## v30
Design PMPD, start of the top module:
module PMPD(
    input wire clk,
    input wire rst_n,
    input wire sclk,
    input wire mosi,
    input wire ss,
    output wire miso,            
    output wire drive
);
    wire [63:0] state_buffer;
    wire pm;
    wire [15:0] rate_inst;
    wire [15:0] rate_avg;
    wire [7:0] bpm_short_avg;
    wire [7:0] bpm_long_avg;
    wire [5:0] rr_short_avg;
    wire [5:0] rr_long_avg;
    wire pedal_flag;
    wire expression_flag;
    wire bpm_flag;
    wire rr_flag;
    spi_8byte spi (
        .clk(clk),
        .rst_n(rst_n),
        .sclk(sclk),
        .mosi(mosi),
        .ss(ss), 
        .miso(miso), 
        .pm(pm),
        .rate_inst(rate_inst),
        .rate_avg(rate_avg),
        .bpm_short_avg(bpm_short_avg),
        .bpm_long_avg(bpm_long_avg),
        .rr_short_avg(rr_short_avg),
        .rr_long_avg(rr_long_avg),
        .pedal_flag(pedal_flag),
        .expression_flag(expression_flag),
        .bpm_flag(bpm_flag),
        .rr_flag(rr_flag),
        .rx_data(state_buffer)
    );
    wire tick_1hz;
    wire tick_10hz;
    multi_clock_divider prescaler(
        .clk(clk),
        .rst_n(rst_n),
        .tick_1hz(tick_1hz),
        .tick_10hz(tick_10hz)
    );
    check_pedal check_pedal(
        .clk(clk),
        .rst_n(rst_n),
        .tick_10hz(tick_10hz),
        .pedal_buffer(state_buffer[31:24]),
        .pedal_flag(pedal_flag),
        .rate_inst(rate_inst),
        .rate_avg(rate_avg)
    );
    check_expression check_expression(
        .clk(clk),
        .rst_n(rst_n),
        .expression_buffer(state_buffer[23:16]),
        .expression_flag(expression_flag)        
    );
    check_bpm check_bpm(
        .clk(clk),
        .rst_n(rst_n),
        .tick_10hz(tick_10hz),
        .bpm_buffer(state_buffer[15:8]),
        .bpm_flag(bpm_flag),
        .short_avg(bpm_short_avg),
        .long_avg(bpm_long_avg)
    );
    check_respiration check_respiration(
        .clk(clk),
        .rst_n(rst_n),
        .tick_1hz(tick_1hz),
        .rr_buffer(state_buffer[7:0]),
  ...
make LEC_CHECK=0 ABC_AREA=0 CAP_MARGIN=20 CELL_PAD_IN_SITES_DETAIL_PLACEMENT=2 CORE_MARGIN=2 CORE_UTILIZATION=50 GPL_ROUTABILITY_DRIVEN=0 MIN_ROUTING_LAYER=met1 PLACE_DENSITY=0.91 SETUP_SLACK_MARGIN=2.15 SLEW_MARGIN=20 TNS_END_PERCENT=10 finish   # period 11.0 ns
run.sh (not shown) runs the stock make flow with config.mk's settings and CLKGATE_MAP_FILE=.
Flow for v30 halted at global routing (5_1_grt), error code GRT-0232.
Input changes introduced in v1 (baseline for comparison: v30):
==> flow/config.mk <==
export PLATFORM = sky130hd
export DESIGN_NAME = PMPD
export DESIGN_NICKNAME = PMPD
export VERILOG_FILES = /design/flow/design.v
export SDC_FILE = /design/flow/constraint.sdc
export NUM_CORES = 4
export LEC_CHECK = 0
export ABC_AREA = 0
export CAP_MARGIN = 20
export CORE_MARGIN = 2
export CORE_UTILIZATION = 72
export CTS_CLUSTER_SIZE = 31
export SETUP_SLACK_MARGIN = 1.4
export SLEW_MARGIN = 20
==> flow/constraint.sdc <==
create_clock -name core_clock -period 4.91 [get_ports {clk}]
set_input_delay 0.9820 -clock core_clock [delete_from_list [all_inputs] [get_ports {clk}]]
set_output_delay 0.9820 -clock core_clock [all_outputs]
set_load 0.01 [all_outputs]
Relative to v30, number of buffers inserted to repair setup after CTS has increased by 29 in v1. In the tables for v1 and v30, worst setup slack after placement reads lower with v1. In the summary table, v30 is marked failed, with error GRT-0232 raised in global routing (5_1_grt). To summarise v1: no stage aborted, but the layout did not pass its checks, failing on negative setup slack. From v1 to v30, synthesized cell count did not move at all. Area of the placeable core shrinks by more than a quarter when moving from v30 to v1. v30 -> v1: standard cell area after detailed placement increased by a few percent. The die used by v1 is smaller than the one used by v30.
[inputs] v4 vs v1
==> flow/config.mk <==
export PLATFORM = sky130hd
export DESIGN_NAME = PMPD
export DESIGN_NICKNAME = PMPD
export VERILOG_FILES = /design/flow/design.v
export SDC_FILE = /design/flow/constraint.sdc
export NUM_CORES = 4
export LEC_CHECK = 0
export CAP_MARGIN = 20
export CORE_MARGIN = 2
export CORE_UTILIZATION = 72
export CTS_CLUSTER_SIZE = 32
export PLACE_DENSITY_LB_ADDON = 0.0
export SETUP_SLACK_MARGIN = 1.29
export SLEW_MARGIN = 20
==> flow/constraint.sdc <==
create_clock -name core_clock -period 4.45 [get_ports {clk}]
set_input_delay 0.8900 -clock core_clock [delete_from_list [all_inputs] [get_ports {clk}]]
set_output_delay 0.8900 -clock core_clock [all_outputs]
set_load 0.01 [all_outputs]
- [v4] flow finished | final checks: failed | reasons: negative setup slack
- On total design power, the lower figure sits with v1, not v4.
- | clock-buffer cell count | higher: v1 |
- v4 vs v1: final clock period utilization by the worst path up in v4
- Worst path required time in v4 is 480 ps below v1.
Input changes introduced in v43 (baseline for comparison: v4):
-- flow/config.mk --
<<< v4, line 8
export CAP_MARGIN = 20
export CORE_MARGIN = 2
export CORE_UTILIZATION = 72
export CTS_CLUSTER_SIZE = 32
export PLACE_DENSITY_LB_ADDON = 0.0
export SETUP_SLACK_MARGIN = 1.29
export SLEW_MARGIN = 20
>>> v43, line 8
export CAP_MARGIN = 20
export CORE_MARGIN = 2
export CORE_UTILIZATION = 40
export SLEW_MARGIN = 20
==> flow/constraint.sdc <==
create_clock -name core_clock -period 5.44 [get_ports {clk}]
set_input_delay 1.0880 -clock core_clock [delete_from_list [all_inputs] [get_ports {clk}]]
set_output_delay 1.0880 -clock core_clock [all_outputs]
set_load 0.01 [all_outputs]
### Flow results
- The layout from v43, despite a flow that completed every stage, fails the layout checks, with the failing checks listed as negative setup slack.
- Diff v4 -> v43: pin slew with the least headroom to its limit shrank by 88 ps; inserted tap cell count grew by 79%; summed standard-cell area reported by yosys held steady.
- Slack of the worst reg-to-reg path in v43 vs v4: up 930 ps
- [compare] base=v4 new=v43: routed wire length now smaller, switching power of the nets now smaller, global placement routability congestion now smaller, total power after layout now smaller, power share of the clock group now larger.
- Cmp v43 vs v4: clock-cell share of area higher in v43
- Re max-cap violation count: no difference whatsoever between v43 and v4.

========
Starting RTL as in the previous note.
clock: 12.8 ns
lec_check: 0
cap_margin: 0
cell_pad_in_sites_global_placement: 2
core_aspect_ratio: 0.8
core_margin: 9
core_utilization: 70
gpl_routability_driven: 0
gpl_timing_driven: 0
hold_slack_margin: -0.09
max_routing_layer: met4
slew_margin: 30
tns_end_percent: 15
The first run failed in 3_1_place_gp_skip_io on GPL-0301.
==> next run, changes <==
Settings changed: CAP_MARGIN 0 to 20, CELL_PAD_IN_SITES_GLOBAL_PLACEMENT 2 to unset, CORE_ASPECT_RATIO 0.8 to unset, CORE_MARGIN 9 to 2, CORE_UTILIZATION 70 to 67, CTS_CLUSTER_SIZE set to 25, GPL_ROUTABILITY_DRIVEN 0 to unset, GPL_TIMING_DRIVEN 0 to unset, HOLD_SLACK_MARGIN -0.09 to unset, MAX_ROUTING_LAYER met4 to unset, SLEW_MARGIN 30 to 20, TNS_END_PERCENT 15 to unset.
Clock period 12.8 ns to 4.45 ns, I/O delays scaled along.
Now the flow ran to the end with violations: negative setup slack.
Synthesized cell count stays the same.
Area after synthesis does not change.
Die size fell by a few percent.
==> next run, changes <==
Settings changed: CORE_UTILIZATION 67 to 69, CTS_CLUSTER_SIZE 25 to 47, GPL_ROUTABILITY_DRIVEN set to 1, SETUP_SLACK_MARGIN set to 0.12.
Clock period 4.45 ns to 5.33 ns, I/O delays scaled along.
The changed run completed and failed the layout checks on negative setup slack.
Non-clock buffer count went down by 47.
Power is lower by about 15%.
Routed wire length went down by 0.65%.
==> next run, changes <==
Settings changed: CORE_UTILIZATION 69 to 21, CTS_CLUSTER_SIZE 47 to unset, GPL_ROUTABILITY_DRIVEN 1 to unset, SETUP_SLACK_MARGIN 0.12 to unset.
Clock period 5.33 ns to 15.2 ns, I/O delays scaled along.
The changed run passed the timing, design-rule and antenna checks.
Register-to-register slack improved by 8.2 ns.
Clock skew went up by 0.048 ns.
Cell area is higher by 0.83%.
Synthesized cell count stays the same.

========
Setup of run A:
PMPD again, from the RTL that the note above started with.
## PMPD
module PMPD(
    input wire clk,
    input wire rst_n,
    input wire sclk,
    input wire mosi,
    input wire ss,
    output wire miso,            
    output wire drive
);
clock: 8.41 ns
lec_check: 0
cap_margin: 20
core_margin: 6
core_utilization: 22
cts_cluster_diameter: 24
cts_cluster_size: 47
gpl_routability_driven: 1
hold_slack_margin: -0.08
place_density: 0.54
setup_slack_margin: 0.12
slew_margin: 25
--- input diff run A..run B ---
Settings: SLEW_MARGIN changed from 25 to 20; CORE_UTILIZATION changed from 22 to 72; CORE_MARGIN changed from 6 to 2; CTS_CLUSTER_DIAMETER removed (was 24); SETUP_SLACK_MARGIN changed from 0.12 to -0.53; HOLD_SLACK_MARGIN removed (was -0.08); PLACE_DENSITY changed from 0.54 to 0.35; the clock period (ns, I/O delays scaled along) changed from 8.41 to 5.33.
Findings:
Between run B and run A, leakage component of the power is lower for run B, run A comes in above that. Total routed wire length on the met1 layer, run B vs run A: down by a few percent. Delta (run B minus run A): clock-buffer cell count decreased by about 60% relative to the old numbers; logic share of the area rose 5.2 points; inverter tally of the final layout excluding the clock network stayed essentially flat; chip area has decreased. Changes observed in run B relative to run A: placed cell count moved down; met2 track utilization from global routing moved up; finished layout cell area moved down; maximum fanout encountered on the critical timing path moved down; flop share of the area moved up. Run B had finished all stages when the layout checks came back failing, citing setup timing.
Input changes introduced in run C (baseline for comparison: run B):
Settings: CORE_UTILIZATION now 17, was 72; SETUP_SLACK_MARGIN no longer set, was -0.53; GPL_ROUTABILITY_DRIVEN no longer set, was 1; CTS_CLUSTER_SIZE no longer set, was 47; PLACE_DENSITY no longer set, was 0.35; the clock period (ns, I/O delays scaled along) now 13.0, was 5.33.
==> comparison <==
Run C went all the way through the flow, and no timing, DRC or antenna check failed.
Going from run B to run C, worst slack on hold paths essentially unchanged, post-layout total power decreased 57%.
Taking run B as the reference, in run C via count went down by about 3.6%; part of the cycle the worst path needs now sits lower; cell area after layout increased 3.8%.
Comparing met1 capacity usage during global routing for run B and run C, the smaller number came from run C.
Summary of the comparison: static leakage is lower in run C, relative to run B.
Power figures rest on the tool's default switching activity, not on a simulated workload.
